## fpga3
module fpga3(
    input [3:0] SW,
    input rot_A, input rot_B, input rot_dwn,
    input BTN0, input BTN1, input BTN2,
    input reset, input clk,
    output [7:0] LED,
	 output R, output G, output B,
	 output h_sync, output v_sync
    );
Settings: LEC_CHECK=0, CAP_MARGIN=0, CORE_MARGIN=2, CORE_UTILIZATION=72, CTS_CLUSTER_DIAMETER=356, CTS_CLUSTER_SIZE=71, HOLD_SLACK_MARGIN=-0.05, PLACE_DENSITY_LB_ADDON=0.01, SETUP_SLACK_MARGIN=3.65, SLEW_MARGIN=20; clock period 12.6 ns.
run.sh (not shown) runs the stock make flow with config.mk's settings and CLKGATE_MAP_FILE=.
The first run finished but fails on setup timing.
Change:
Settings changed: CAP_MARGIN 0 to 20, CORE_UTILIZATION 72 to 47, CTS_CLUSTER_DIAMETER 356 to default, CTS_CLUSTER_SIZE 71 to default, HOLD_SLACK_MARGIN -0.05 to default, PLACE_DENSITY_LB_ADDON 0.01 to default, SETUP_SLACK_MARGIN 3.65 to default.
Clock period 12.6 ns to 30.6 ns, I/O delays scaled along.
Result: The changed run produced a layout that fails on setup timing. Wire length fell by 5.5%. Final area fell by 5.2%. Via count fell by 9.4%. Die size rose by 52%. Setup slack improves by 5.3 ns. First-iteration DRC count fell by 23%. Area after synthesis is unchanged.
Change:
Settings changed: ABC_AREA from default to 1, CORE_UTILIZATION 47 to 72.
Clock period 30.6 ns to 61.7 ns, I/O delays scaled along.
What happened: With this change the flow passed the timing, design-rule and antenna checks. Die size came out lower by 32%. Design area drops by 2.3%. Sequential share of layout area is about the same. First-iteration DRC count is higher by 47%.
Change:
Settings changed: CAP_MARGIN 20 to 5, CTS_CLUSTER_DIAMETER from default to 233, SETUP_SLACK_MARGIN from default to -2.0.
Clock period 61.7 ns to 27.7 ns, I/O delays scaled along.
Result: This time the run ran to the end with violations: setup timing. Final area goes up by 4.0%. Sequential cell count stays the same. Utilization goes up by 3.0 points. Die area is unchanged. Worst setup slack loses 8.7 ns. Synthesized area does not change. Global-route usage goes up by 0.19 points. Register-to-register slack loses 17 ns.

* * *

Starting RTL as in the previous note.
Settings: LEC_CHECK=0, ABC_AREA=0, CAP_MARGIN=20, CORE_ASPECT_RATIO=1.73, CORE_MARGIN=2, CORE_UTILIZATION=72, CTS_CLUSTER_SIZE=72, HOLD_SLACK_MARGIN=0.29, PLACE_DENSITY_LB_ADDON=0.01, SETUP_SLACK_MARGIN=3.65, SLEW_MARGIN=20; clock period 12.4 ns.
The starting point produced a layout that fails on negative setup slack.
Change:
==> flow/config.mk (replaced) <==
export PLATFORM = sky130hd
export DESIGN_NAME = fpga3
export DESIGN_NICKNAME = fpga3
export VERILOG_FILES = /design/flow/design.v
export SDC_FILE = /design/flow/constraint.sdc
export NUM_CORES = 4
export LEC_CHECK = 0
export CAP_MARGIN = 20
export CORE_MARGIN = 2
export CORE_UTILIZATION = 40
export SLEW_MARGIN = 20
==> flow/constraint.sdc (replaced) <==
create_clock -name core_clock -period 48.5 [get_ports {clk}]
set_input_delay 9.7000 -clock core_clock [delete_from_list [all_inputs] [get_ports {clk}]]
set_output_delay 9.7000 -clock core_clock [all_outputs]
set_load 0.01 [all_outputs]
Effect: The new run completed without violations. Global-route usage falls by 26 points. Flip-flop count stays the same. Final area falls by 9.8%.
Change:
--- a/flow/config.mk
+++ b/flow/config.mk
@@ -7,5 +7,7 @@
 export LEC_CHECK = 0
+export ABC_AREA = 1
 export CAP_MARGIN = 20
 export CORE_MARGIN = 2
-export CORE_UTILIZATION = 40
+export CORE_UTILIZATION = 52
+export CTS_CLUSTER_SIZE = 95
 export SLEW_MARGIN = 20
==> flow/constraint.sdc (replaced) <==
create_clock -name core_clock -period 30.6 [get_ports {clk}]
set_input_delay 6.1200 -clock core_clock [delete_from_list [all_inputs] [get_ports {clk}]]
set_output_delay 6.1200 -clock core_clock [all_outputs]
set_load 0.01 [all_outputs]
After rerunning:
- With this change the flow ran to the end with violations: negative setup slack
- count of clock-buffer cells in the layout does not change
- wire length came out higher by a little under a tenth
- design area came out higher by a little under a tenth
- setup slack degrades by 1.3 ns
- die size came out lower by about a fifth
- non-clock buffer count came out higher by 200
- register-to-register slack degrades by 9.0 ns
- hold slack degrades by 0.010 ns
- cell count came out higher by about a fifth
- utilization came out higher by 16 points
Change:
--- a/flow/config.mk
+++ b/flow/config.mk
@@ -10,4 +10,4 @@
 export CORE_MARGIN = 2
-export CORE_UTILIZATION = 52
-export CTS_CLUSTER_SIZE = 95
+export CORE_UTILIZATION = 40
+export GPL_TIMING_DRIVEN = 0
 export SLEW_MARGIN = 20
==> flow/constraint.sdc (replaced) <==
create_clock -name core_clock -period 50.0 [get_ports {clk}]
set_input_delay 10.0000 -clock core_clock [delete_from_list [all_inputs] [get_ports {clk}]]
set_output_delay 10.0000 -clock core_clock [all_outputs]
set_load 0.01 [all_outputs]
What happened: Now the flow went through all stages and came out clean. Non-clock buffer count went down by 225. Flip-flop count stays the same.
Change:
--- a/flow/config.mk
+++ b/flow/config.mk
@@ -7,3 +7,2 @@
 export LEC_CHECK = 0
-export ABC_AREA = 1
 export CAP_MARGIN = 20
@@ -11,3 +10,6 @@
 export CORE_UTILIZATION = 40
-export GPL_TIMING_DRIVEN = 0
+export CTS_CLUSTER_DIAMETER = 169
+export CTS_CLUSTER_SIZE = 100
+export GPL_ROUTABILITY_DRIVEN = 0
 export SLEW_MARGIN = 20
+export TNS_END_PERCENT = 40
The changed run produced a clean layout.
Utilization fell by 0.21 points.
Routed wire length went down by 3.0%.
Count of clock-buffer cells in the layout grows by 2.
Final area falls by 4.0%.
Setup slack loses 1.1 ns.
Worst hold slack gets better by 0.0092 ns.
Change:
==> flow/config.mk (replaced) <==
export PLATFORM = sky130hd
export DESIGN_NAME = fpga3
export DESIGN_NICKNAME = fpga3
export VERILOG_FILES = /design/flow/design.v
export SDC_FILE = /design/flow/constraint.sdc
export NUM_CORES = 4
export LEC_CHECK = 0
export ABC_AREA = 1
export CAP_MARGIN = 10
export CELL_PAD_IN_SITES_GLOBAL_PLACEMENT = 3
export CORE_MARGIN = 2
export CORE_UTILIZATION = 21
export CTS_CLUSTER_DIAMETER = 154
export GPL_ROUTABILITY_DRIVEN = 0
export GPL_TIMING_DRIVEN = 0
export MAX_ROUTING_LAYER = met4
export PLACE_DENSITY = 0.76
export SLEW_MARGIN = 15
export TNS_END_PERCENT = 40
Result:
- wire length is higher by 22%
- via count is higher by 7.5%
- critical path depth is higher by 3
- cell area is higher by 8.1%
- sequential cell count does not change
